## arm_core
module arm_core (
    input         clk,
    input         rst,
    output [7:0]  imem_addr,
    input  [31:0] imem_data,
    output [5:0]  dmem_addr,
    output [31:0] dmem_wdata,
    output        dmem_we,
    input  [31:0] dmem_rdata,
    output        wb_en,
    output [3:0]  wb_dest,
    output [31:0] wb_value
);
  wire [31:0] IF_stage_pc_out;
  wire [31:0] IF_stage_instruction_out;
  wire [31:0] branch_address;
  wire EXE_stage_B_out;
  wire hazard_detected;
  IF_Stage IF_Stage_Inst (
    .clk(clk),
    .rst(rst),
    .freeze(hazard_detected),
    .Branch_taken(EXE_stage_B_out),
    .BranchAddr(branch_address),
    .imem_data(imem_data),
    .PC(IF_stage_pc_out),
    .Instruction(IF_stage_instruction_out)
  );
  assign imem_addr = IF_stage_pc_out[7:0];
  wire [31:0] IF_reg_pc_out;
  wire [31:0] IF_reg_instruction_out;
  IF_Stage_Reg IF_Reg_Inst (
    .clk(clk),
    .rst(rst),
    .freeze(hazard_detected),
    .flush(EXE_stage_B_out),
    .PC_in(IF_stage_pc_out),
    .Instruction_in(IF_stage_instruction_out),
    .PC(IF_reg_pc_out),
    .Instruction(IF_reg_instruction_out)
  );
  wire [3:0]  ID_stage_reg_file_dst;
  wire [3:0]  ID_stage_reg_file_src1, ID_stage_reg_file_src2;
  wire [31:0] ID_stage_val_Rn, ID_stage_val_Rm;
  wire [23:0] ID_stage_signed_immediate;
  wire [11:0] ID_stage_shifter_operand;
  wire [3:0]  ID_stage_EX_command_out;
  wire [3:0]  status;
  wire ID_stage_mem_read_out, ID_stage_mem_write_out, ID_stage_WB_en_out,
       ID_stage_Imm_out, ID_stage_B_out, ID_stage_SR_update_out;
  wire [3:0]  WB_Stage_dst_out;
  wire [31:0] WB_Value;
  wire WB_Stage_WB_en_out;
  wire has_src1;
  ID_Stage ID_Stage_Inst (
    .clk(clk),
    .rst(rst),
    .hazard(hazard_detected),
    .Instruction(IF_reg_instruction_out),
    .Dest_wb(WB_Stage_dst_out),
    .Result_WB(WB_Value),
    .writeBackEn(WB_Stage_WB_en_out),
    .SR(status),
  ...
Size: ~5200 cells after synthesis, about 800 flip-flops, roughly 150 I/O pins, about 51000 sq um of cells after synthesis.
Settings: LEC_CHECK=0, CAP_MARGIN=20, CORE_MARGIN=2, CORE_UTILIZATION=58, CTS_CLUSTER_DIAMETER=297, SETUP_SLACK_MARGIN=2.33, SLEW_MARGIN=20, TNS_END_PERCENT=5; clock period 9.25 ns.
run.sh (not shown) runs the stock make flow with config.mk's settings and CLKGATE_MAP_FILE=.
The baseline ended with an error in global routing (5_1_grt) (GRT-0232).
Next try:
Settings changed: CORE_UTILIZATION 58 to 25, CTS_CLUSTER_DIAMETER 297 to not set, PLACE_DENSITY set to 0.6, SETUP_SLACK_MARGIN 2.33 to not set, TNS_END_PERCENT 5 to not set.
Clock period 9.25 ns to 17.5 ns, I/O delays scaled along.
After rerunning: Now the flow ran to the end with no violations. Synthesized cell count stays the same. Die area grows by well over a third. Area after synthesis stays the same.
Next try:
Settings changed: CORE_UTILIZATION 25 to 70.
Clock period 17.5 ns to 12.5 ns, I/O delays scaled along.
Outcome:
- The new run aborted during global routing (5_1_grt) (GRT-0116)
- die area shrinks by well over a third
- synthesized cell count stays the same
- area after synthesis is unchanged
Next try:
Settings changed: CORE_UTILIZATION 70 to 40.
Clock period 12.5 ns to 16.0 ns, I/O delays scaled along.
=> Now the flow completed with no timing, DRC or antenna violations; die area rises by 74%; synthesized cell count stays the same; area after synthesis stays the same.
Next try:
Settings changed: ABC_AREA set to 1, CAP_MARGIN 20 to 0, CELL_PAD_IN_SITES_DETAIL_PLACEMENT set to 1, CORE_MARGIN 2 to 7, HOLD_SLACK_MARGIN set to 0.01, MAX_ROUTING_LAYER set to met4, MIN_ROUTING_LAYER set to met2.
Effect: Now the flow did not get past global routing (5_1_grt), error GRT-0116. Synthesized cell count went up by 38%. Die size went up by 8.2%. Area after synthesis went up by 2.5%.

========
arm_core again, from the RTL that the note above started with.
==> flow/design.v (excerpt) <==
module arm_core (
    input         clk,
    input         rst,
    output [7:0]  imem_addr,
    input  [31:0] imem_data,
    output [5:0]  dmem_addr,
    output [31:0] dmem_wdata,
    output        dmem_we,
    input  [31:0] dmem_rdata,
    output        wb_en,
    output [3:0]  wb_dest,
    output [31:0] wb_value
);
clock: 11.7 ns
lec_check: 0
abc_area: 1
cap_margin: 20
cell_pad_in_sites_detail_placement: 2
cell_pad_in_sites_global_placement: 3
core_margin: 5
core_utilization: 40
max_routing_layer: met4
place_density_lb_addon: 0.28
slew_margin: 15
tns_end_percent: 30
The baseline did not get past global routing (5_1_grt).
==> next run, changes <==
- ABC_AREA: 1 -> unset
- CELL_PAD_IN_SITES_DETAIL_PLACEMENT: 2 -> unset
- CELL_PAD_IN_SITES_GLOBAL_PLACEMENT: 3 -> unset
- CORE_MARGIN: 5 -> 2
- CORE_UTILIZATION: 40 -> 64
- MAX_ROUTING_LAYER: met4 -> unset
- PLACE_DENSITY_LB_ADDON: 0.28 -> unset
- SETUP_SLACK_MARGIN: unset -> 3.31
- SLEW_MARGIN: 15 -> 20
- TNS_END_PERCENT: 30 -> unset
- clock period: 11.7 -> 12.0 ns (I/O delays scaled with it)
=> The changed run aborted during global routing (5_1_grt), error GRT-0116; synthesized area came out lower by a few percent; die area came out lower by well over a third; synthesized cell count is lower by a quarter to a third.
